## Top
module Top(
  input         clock,
                reset,
  input  [31:0] io_address,
  input         io_addr_strobe,
  input  [31:0] io_write_data,
  input         io_write_strobe,
  input  [3:0]  io_byte_enable,
  input         io_read_strobe,
  output [31:0] io_read_data,
  input  [15:0] sw,
  output [15:0] led,
  output [7:0]  anode_assert,
  output [6:0]  segs
);
Size in the first run: about 210 flip-flops.
make LEC_CHECK=0 CAP_MARGIN=20 CORE_MARGIN=2 CORE_UTILIZATION=17 SLEW_MARGIN=20 finish   # period 4.45 ns
run.sh (not shown) runs the stock make flow with config.mk's settings and CLKGATE_MAP_FILE=.
Next try:
Settings changed: CORE_UTILIZATION 17 to 40.
Clock period 4.45 ns to 4.5 ns, I/O delays scaled along.
Routed wire length decreases by 11%.
Non-clock buffer count decreases by 23.
Die size decreases by 57%.
Worst setup slack is better by 17 ps.
Utilization increases by 28 points.
First-iteration DRC count decreases by about 17%.
Next try:
Settings changed: CORE_UTILIZATION 40 to 67.
Clock period 4.5 ns to 3.98 ns, I/O delays scaled along.
- This time the run finished with negative setup slack left
- worst hold slack gains 3.3 ps
- design area went up by 2.2%
- sequential share of layout area goes down by 0.63 points
- die area went down by 39%
Next try:
Settings changed: CAP_MARGIN 20 to 0, CORE_UTILIZATION 67 to 71, CTS_CLUSTER_DIAMETER set to 26, CTS_CLUSTER_SIZE set to 37, SETUP_SLACK_MARGIN set to 0.23.
Clock period 3.98 ns to 3.81 ns, I/O delays scaled along.
Effect: With this change the flow died in clock tree synthesis (4_1_cts) (DPL-0033); synthesized cell count is unchanged; die area is lower by a few percent; area after synthesis does not change.


north:
Starting RTL as in the previous note.
Settings: LEC_CHECK=0, CAP_MARGIN=20, CELL_PAD_IN_SITES_GLOBAL_PLACEMENT=0, CORE_MARGIN=2, CORE_UTILIZATION=58, MAX_ROUTING_LAYER=met5, MIN_ROUTING_LAYER=met1, PLACE_DENSITY_LB_ADDON=0.19, SLEW_MARGIN=20; clock period 3.82 ns.
In north the implementation completed, yet the final layout does not meet the checks, the culprit being negative setup slack.
Edits applied to the flow inputs when going from north to south:
Settings: MIN_ROUTING_LAYER no longer set, was met1; PLACE_DENSITY_LB_ADDON no longer set, was 0.19; CORE_UTILIZATION now 66, was 58; CELL_PAD_IN_SITES_GLOBAL_PLACEMENT no longer set, was 0; MAX_ROUTING_LAYER no longer set, was met5; the clock period (ns, I/O delays scaled along) now 1.06, was 3.82.
south: it failed with a tool error in clock tree synthesis, so there are no final results.
south vs north on HPWL reported at the end of detailed placement: south is the higher one.
Reported for north and south, number of flip-flops and latches in the synthesized netlist turned out identical to the last digit.
north -> south: cell area after technology mapping delta 0, exact match
south ends up with a width of the die that is about 6% lower than in north.
Modified inputs, east compared to south
Settings: an added ABC_AREA of 1; a change of CORE_UTILIZATION from 66 to 68; a change of the clock period (ns, I/O delays scaled along) from 1.06 to 0.995.
==> results <==
- Number of cell rows | east above south
- The flow ended early for east: it failed with a tool error in detailed placement.
- south did not finish; a tool error ended it in clock tree synthesis.
- Re full die area: east is 4.5% up on south.
- Relative to south, compound-cell area share of the yosys netlist increased by 1.6 points in east.
- Delta (east minus south): synthesized area climbed 910 um^2, area figure in the yosys stat output has increased, post-synthesis cell count now larger.
Here is what was changed in the inputs of west compared with east.
Settings: ABC_AREA: 1 -> unset; MIN_ROUTING_LAYER: unset -> met2; CTS_CLUSTER_DIAMETER: unset -> 119; PLACE_DENSITY_LB_ADDON: unset -> 0.19; CORE_UTILIZATION: 68 -> 38; GPL_TIMING_DRIVEN: unset -> 0; the clock period (ns, I/O delays scaled along): 0.995 -> 4.5.
### Flow results
west: all stages done; final checks FAILED (negative setup slack).
Delta(mean cell area of the mapped netlist, west - east) > 0
The yosys cell count number comes out higher for east vs west.
Relative to east, initial standard-cell utilization of the core has gone down in west.
Input-level comparison between middle and west:
Settings: CELL_PAD_IN_SITES_GLOBAL_PLACEMENT newly set to 0; MAX_ROUTING_LAYER newly set to met4; MIN_ROUTING_LAYER changed from met2 to met1; GPL_TIMING_DRIVEN removed (was 0); CORE_UTILIZATION changed from 38 to 66; CTS_CLUSTER_DIAMETER removed (was 119); PLACE_DENSITY_LB_ADDON removed (was 0.19); the clock period (ns, I/O delays scaled along) changed from 4.5 to 3.82.
Notes after the runs:
Finished, but not clean: middle, with negative setup slack.
west vs middle, highest metal layer with signal wires: met5 vs met4
Diff west -> middle: number of vias per cell after detailed routing shrank by 1.2, worst voltage drop across the vdd grid grew by 0.13 mV, number of placed cells counting well taps shrank by 200, final cell count shrank by 216.
Share of the clock period used by the worst path after layout came out higher on middle than on west.
Sort middle and west by multi-input logic portion of the cell area desc -> top: middle


Top again, from the RTL that the note above started with.
Settings: LEC_CHECK=0, ABC_AREA=0, CAP_MARGIN=0, CELL_PAD_IN_SITES_GLOBAL_PLACEMENT=3, CORE_ASPECT_RATIO=1.18, CORE_MARGIN=2, CORE_UTILIZATION=40, CTS_CLUSTER_DIAMETER=248, GPL_TIMING_DRIVEN=0, MIN_ROUTING_LAYER=met2, SLEW_MARGIN=20; clock period 5.43 ns.
The baseline aborted during global placement (3_3_place_gp).
Change:
==> flow/config.mk (replaced) <==
export PLATFORM = sky130hd
export DESIGN_NAME = Top
export DESIGN_NICKNAME = Top
export VERILOG_FILES = /design/flow/design.v
export SDC_FILE = /design/flow/constraint.sdc
export NUM_CORES = 4
export LEC_CHECK = 0
export ABC_AREA = 1
export CAP_MARGIN = 20
export CORE_MARGIN = 2
export CORE_UTILIZATION = 72
export PLACE_DENSITY_LB_ADDON = 0.04
export SETUP_SLACK_MARGIN = 0.27
export SLEW_MARGIN = 20
==> flow/constraint.sdc (replaced) <==
create_clock -name core_clock -period 0.995 [get_ports {clock}]
set_input_delay 0.1990 -clock core_clock [delete_from_list [all_inputs] [get_ports {clock}]]
set_output_delay 0.1990 -clock core_clock [all_outputs]
set_load 0.01 [all_outputs]
The changed run aborted during detailed placement (3_5_place_dp).
Area after synthesis went up by 7.8%.
Synthesized cell count went up by 26%.
Die area went down by 39%.
Change:
==> flow/config.mk (replaced) <==
export PLATFORM = sky130hd
export DESIGN_NAME = Top
export DESIGN_NICKNAME = Top
export VERILOG_FILES = /design/flow/design.v
export SDC_FILE = /design/flow/constraint.sdc
export NUM_CORES = 4
export LEC_CHECK = 0
export CAP_MARGIN = 35
export CORE_MARGIN = 2
export CORE_UTILIZATION = 68
export CTS_CLUSTER_SIZE = 36
export HOLD_SLACK_MARGIN = -0.08
export SLEW_MARGIN = 20
==> flow/constraint.sdc (replaced) <==
create_clock -name core_clock -period 3.79 [get_ports {clock}]
set_input_delay 0.7580 -clock core_clock [delete_from_list [all_inputs] [get_ports {clock}]]
set_output_delay 0.7580 -clock core_clock [all_outputs]
set_load 0.01 [all_outputs]
=>
- The new run completed, yet does not pass: negative setup slack
- die area shrinks by 1.7%
- synthesized cell count shrinks by about 20%
- area after synthesis shrinks by 7.2%
Change:
==> flow/config.mk (replaced) <==
export PLATFORM = sky130hd
export DESIGN_NAME = Top
export DESIGN_NICKNAME = Top
export VERILOG_FILES = /design/flow/design.v
export SDC_FILE = /design/flow/constraint.sdc
export NUM_CORES = 4
export LEC_CHECK = 0
export CAP_MARGIN = 0
export CELL_PAD_IN_SITES_GLOBAL_PLACEMENT = 0
export CORE_MARGIN = 2
export CORE_UTILIZATION = 66
export MAX_ROUTING_LAYER = met5
export MIN_ROUTING_LAYER = met1
export SLEW_MARGIN = 20
==> flow/constraint.sdc (replaced) <==
create_clock -name core_clock -period 3.82 [get_ports {clock}]
set_input_delay 0.7640 -clock core_clock [delete_from_list [all_inputs] [get_ports {clock}]]
set_output_delay 0.7640 -clock core_clock [all_outputs]
set_load 0.01 [all_outputs]
Result: The new run produced a layout that fails on negative setup slack. Wire length grows by 2.9%. Core utilization goes down by 1.9 points. Synthesized area does not change. Total power went up by 3.1%. Worst setup slack gets worse by 0.43 ns.
No activity file was given, so power comes from the tool's default toggle rates.
